==> trial 10 <==
==> flow/design.v <==
`timescale 1ns / 1ps
module CORDICROT
#(	parameter   ODAT_W	= 16,
	parameter   SHIFT		= 1)
(
	input	Clk_i,
	input	Rst_i,
	input	signed  [ODAT_W-1:0]	X_i,
	input	signed  [ODAT_W-1:0]	Y_i,
	input	Val_i,
	input	Sign_i,
	output	reg	signed	[ODAT_W-1:0]	X_o,
	output	reg	signed	[ODAT_W-1:0]	Y_o,
	output	reg	Val_o
);
    wire    [ODAT_W-1:0]    shiftedInX;
    wire    [ODAT_W-1:0]    shiftedInY;
    assign  shiftedInX    =   X_i >>> SHIFT;
    assign  shiftedInY    =   Y_i >>> SHIFT;
always @(posedge Clk_i) begin
    if (Rst_i) begin
        Val_o	<= 1'b0;
    end else if	(Val_i)	begin
        Val_o	<= Val_i;
    end	else	begin
		Val_o	<=	1'b0;
	end
end
always @(posedge Clk_i) begin
    if (Rst_i) begin
        X_o   <= {ODAT_W{1'b0}};
        Y_o   <= {ODAT_W{1'b0}};
    end else if (Val_i) begin
        if (Sign_i) begin
            X_o   <= X_i + shiftedInY;
            Y_o   <= Y_i - shiftedInX; 
        end else begin
            X_o   <= X_i - shiftedInY;
            Y_o   <= Y_i + shiftedInX;
        end
    end
end
endmodule
module CORDICNCO (
    clk_i,
    rst_i,
    val_i,
    phase_inc_i,
    cos_o,
    sin_o,
    val_o
    );
    parameter                   ODAT_W              = 16;
    parameter                   P_INC_W             = 16;
    parameter                   ITER_NUM            = 16;
    parameter                   EN_SIN_N            = 0;
    localparam  [P_INC_W-1:0]   ANGLE_270_DEGREE    = 3<<(P_INC_W-2);
    localparam  [P_INC_W-1:0]   ANGLE_180_DEGREE    = 1<<(P_INC_W-1);
    localparam  [P_INC_W-1:0]   ANGLE_90_DEGREE     = 1<<(P_INC_W-2);
    localparam [15:0] INIT_VALUE = 16'h4CCC;
    input                           clk_i;
    input                           rst_i;
    input                           val_i;
    input           [P_INC_W-1:0]   phase_inc_i;
    output  reg     [ODAT_W-1:0]    cos_o;
    output  reg     [ODAT_W-1:0]    sin_o;
    output  reg                     val_o;
    wire    [P_INC_W-1:0]           precompAngle[ODAT_W-1:0];
    wire    [ODAT_W-1:0]            x_pipe[ITER_NUM:0];
    wire    [ODAT_W-1:0]            y_pipe[ITER_NUM:0];
    wire    [ITER_NUM:0]            val_pipe;
    reg     [P_INC_W-1:0]           phase_diff_pipe[ITER_NUM-1:0];
    reg     [1:0]                   sc_sign_pipe[ITER_NUM-1:0];
    reg     [P_INC_W-1:0]           phase_accumulator;
    reg     [P_INC_W-1:0]           current_phase;
    reg     [1:0]                   sc_sign_prev;
    reg     [1:0]                   sc_sign;
    reg     [2:0]                   val_sr;
    genvar  g;
    integer i;
    assign  x_pipe[0]   = INIT_VALUE;
    assign  y_pipe[0]   = INIT_VALUE;
    assign  val_pipe[0] = val_sr[2];
always @(posedge clk_i or posedge rst_i) begin
    if (rst_i) begin
        phase_accumulator   <= {P_INC_W{1'b0}};
    end else if (val_i) begin
        phase_accumulator   <= phase_accumulator + phase_inc_i;
    end
end
assign precompAngle [0] = 16'd8190;   
assign precompAngle [1] = 16'd4834;    
assign precompAngle [2] = 16'd2554;    
assign precompAngle [3] = 16'd1296;    
assign precompAngle [4] = 16'd650;     
assign precompAngle [5] = 16'd325;     
assign precompAngle [6] = 16'd162;     
assign precompAngle [7] = 16'd81;     
assign precompAngle [8] = 16'd40;      
assign precompAngle [9] = 16'd20;      
assign precompAngle [10] = 16'd10;     
assign precompAngle [11] = 16'd5;      
assign precompAngle [12] = 16'd2;      
assign precompAngle [13] = 16'd1;      
assign precompAngle [14] = 16'd0;      
assign precompAngle [15] = 16'd0;      
always @(posedge clk_i or posedge rst_i) begin
    if (rst_i) begin
        current_phase   <= {P_INC_W{1'b0}};
        sc_sign         <= 2'b0;
    end else begin
        if (phase_accumulator > ANGLE_270_DEGREE) begin
            current_phase   <= {P_INC_W{1'b0}} - phase_accumulator;
            sc_sign         <= 2'b10;
        end else if (phase_accumulator > ANGLE_180_DEGREE) begin
            current_phase   <= phase_accumulator - ANGLE_180_DEGREE;
            sc_sign         <= 2'b11;
        end else if (phase_accumulator > ANGLE_90_DEGREE) begin
            current_phase   <= ANGLE_180_DEGREE - phase_accumulator;
            sc_sign         <= 2'b01;
        end else begin
            current_phase   <= phase_accumulator;
            sc_sign         <= 2'b00;
        end
    end
end
always @(posedge clk_i or posedge rst_i) begin
    if (rst_i) begin
        val_sr <= 3'b0;
    end else begin
        val_sr <= {val_sr[1:0], val_i};
    end
end
always @(posedge clk_i) begin
    phase_diff_pipe[0]  <= current_phase - precompAngle[0];
    sc_sign_pipe[0]     <= sc_sign;
    for(i=1; i<ITER_NUM; i=i+1) begin
        sc_sign_pipe[i] <= sc_sign_pipe[i-1];
        if (phase_diff_pipe[i-1][P_INC_W-1]) begin
            phase_diff_pipe[i] <= phase_diff_pipe[i-1] + precompAngle[i];
        end else begin
            phase_diff_pipe[i] <= phase_diff_pipe[i-1] - precompAngle[i];
        end
    end
end
generate
    for (g = 0; g < ITER_NUM; g = g + 1) begin : cordic_pipe
        CORDICROT #(
            .ODAT_W     (ODAT_W),
            .SHIFT      (g+1)
        ) cordic_rotation_inst (
            .Clk_i      (clk_i),
            .Rst_i      (rst_i),
            .X_i        (x_pipe[g]),
            .Y_i        (y_pipe[g]),
            .Val_i      (val_pipe[g]),
            .Sign_i     (phase_diff_pipe[g][P_INC_W-1]),
            .X_o        (x_pipe[g+1]),
            .Y_o        (y_pipe[g+1]),
            .Val_o      (val_pipe[g+1])
            );
    end
endgenerate
generate 
    if (EN_SIN_N) begin
        always @(posedge clk_i or posedge rst_i) begin
            if (rst_i) begin
                sin_o       <= {ODAT_W{1'b0}};
            end else begin
                if (sc_sign_prev[1]) begin
                    sin_o   <=  y_pipe[ITER_NUM];
                end else begin
                    sin_o   <= ~y_pipe[ITER_NUM] + {{(ODAT_W-1){1'b0}}, 1'b1};
                end
            end
        end
    end else begin
        always @(posedge clk_i or posedge rst_i) begin
            if (rst_i) begin
                sin_o       <= {ODAT_W{1'b0}};
            end else begin
                if (sc_sign_prev[1]) begin
                    sin_o   <= ~y_pipe[ITER_NUM] + {{(ODAT_W-1){1'b0}}, 1'b1};
                end else begin
                    sin_o   <=  y_pipe[ITER_NUM];
                end
            end
        end
    end
endgenerate
always @(posedge clk_i or posedge rst_i) begin
    if (rst_i) begin
        cos_o           <= {ODAT_W{1'b0}};
        sc_sign_prev    <= 2'b0;
        val_o           <= 1'b0;
    end else begin
        if (sc_sign_prev[0]) begin
            cos_o   <= ~x_pipe[ITER_NUM] + {{(ODAT_W-1){1'b0}}, 1'b1};
        end else begin
            cos_o   <= x_pipe[ITER_NUM];
        end
        sc_sign_prev    <= sc_sign_pipe[ITER_NUM-1];
        val_o           <= val_pipe[ITER_NUM];
    end
end
endmodule
==> flow/run.sh <==
#!/bin/bash
# the make line also repeats each setting of config.mk as NAME=value (left out here)
make -C /OpenROAD-flow-scripts/flow DESIGN_CONFIG=/design/flow/config.mk WORK_HOME=/design/flow/orfs CLKGATE_MAP_FILE= finish
==> flow/config.mk <==
export PLATFORM = sky130hd
export DESIGN_NAME = CORDICNCO
export DESIGN_NICKNAME = CORDICNCO
export VERILOG_FILES = /design/flow/design.v
export SDC_FILE = /design/flow/constraint.sdc
export NUM_CORES = 4
export LEC_CHECK = 0
export CAP_MARGIN = 20
export CORE_MARGIN = 2
export CORE_UTILIZATION = 67
export SLEW_MARGIN = 20
==> flow/constraint.sdc <==
create_clock -name core_clock -period 3.24 [get_ports {clk_i}]
set_input_delay 0.6480 -clock core_clock [delete_from_list [all_inputs] [get_ports {clk_i}]]
set_output_delay 0.6480 -clock core_clock [all_outputs]
set_load 0.01 [all_outputs]
==> trial 22: changes against trial 10 <==
--- a/flow/config.mk
+++ b/flow/config.mk
@@ -5,7 +5,10 @@
 export SDC_FILE = /design/flow/constraint.sdc
 export NUM_CORES = 4
 export LEC_CHECK = 0
-export CAP_MARGIN = 20
+export ABC_AREA = 1
+export CAP_MARGIN = 15
 export CORE_MARGIN = 2
-export CORE_UTILIZATION = 67
+export CORE_UTILIZATION = 72
+export CTS_CLUSTER_DIAMETER = 206
+export CTS_CLUSTER_SIZE = 16
 export SLEW_MARGIN = 20
==> flow/constraint.sdc (replaced) <==
create_clock -name core_clock -period 3.08 [get_ports {clk_i}]
set_input_delay 0.6160 -clock core_clock [delete_from_list [all_inputs] [get_ports {clk_i}]]
set_output_delay 0.6160 -clock core_clock [all_outputs]
set_load 0.01 [all_outputs]
==> run summary <==
The layout was made with Yosys and OpenROAD.

The flow ran to the end and the layout has no timing, DRC or antenna violations. The final wirelength is 166000 um. In this run the critical register-to-register path is captured at cordic_pipe[7].cordic_rotation_inst.Y_o[11]$_SDFFE_PP0P_.

For this block, the via count after detailed routing is 58500. The total die size is 0.0864 mm^2. The count of unique library cells instantiated by Yosys is 54. The clock tree skew after final layout is 32.3 ps. The clock group power is 7.09 mW. The internal power of the cells is 26.2 mW.
The numbers above come from trial 22.

==> run summary <==
The layout was made with Yosys and OpenROAD.

The run finished, with violations left. Per the detailed-route log, wirelength across all metal layers totals 144000 um. The critical path in the final layout is reported with a setup slack of -376 ps. The number of failing setup endpoints in the final timing report is 10. For the worst reg-to-reg path, the endpoint reported by OpenROAD is cordic_pipe[7].cordic_rotation_inst.X_o[14]$_SDFFE_PP0P_.

After floorplanning, the die was sized to cover 0.0877 mm^2. The number of vias after detailed routing is 49100. The checks that failed: negative setup slack.
The numbers above come from trial 10.

Power and IR drop assume default switching activity.
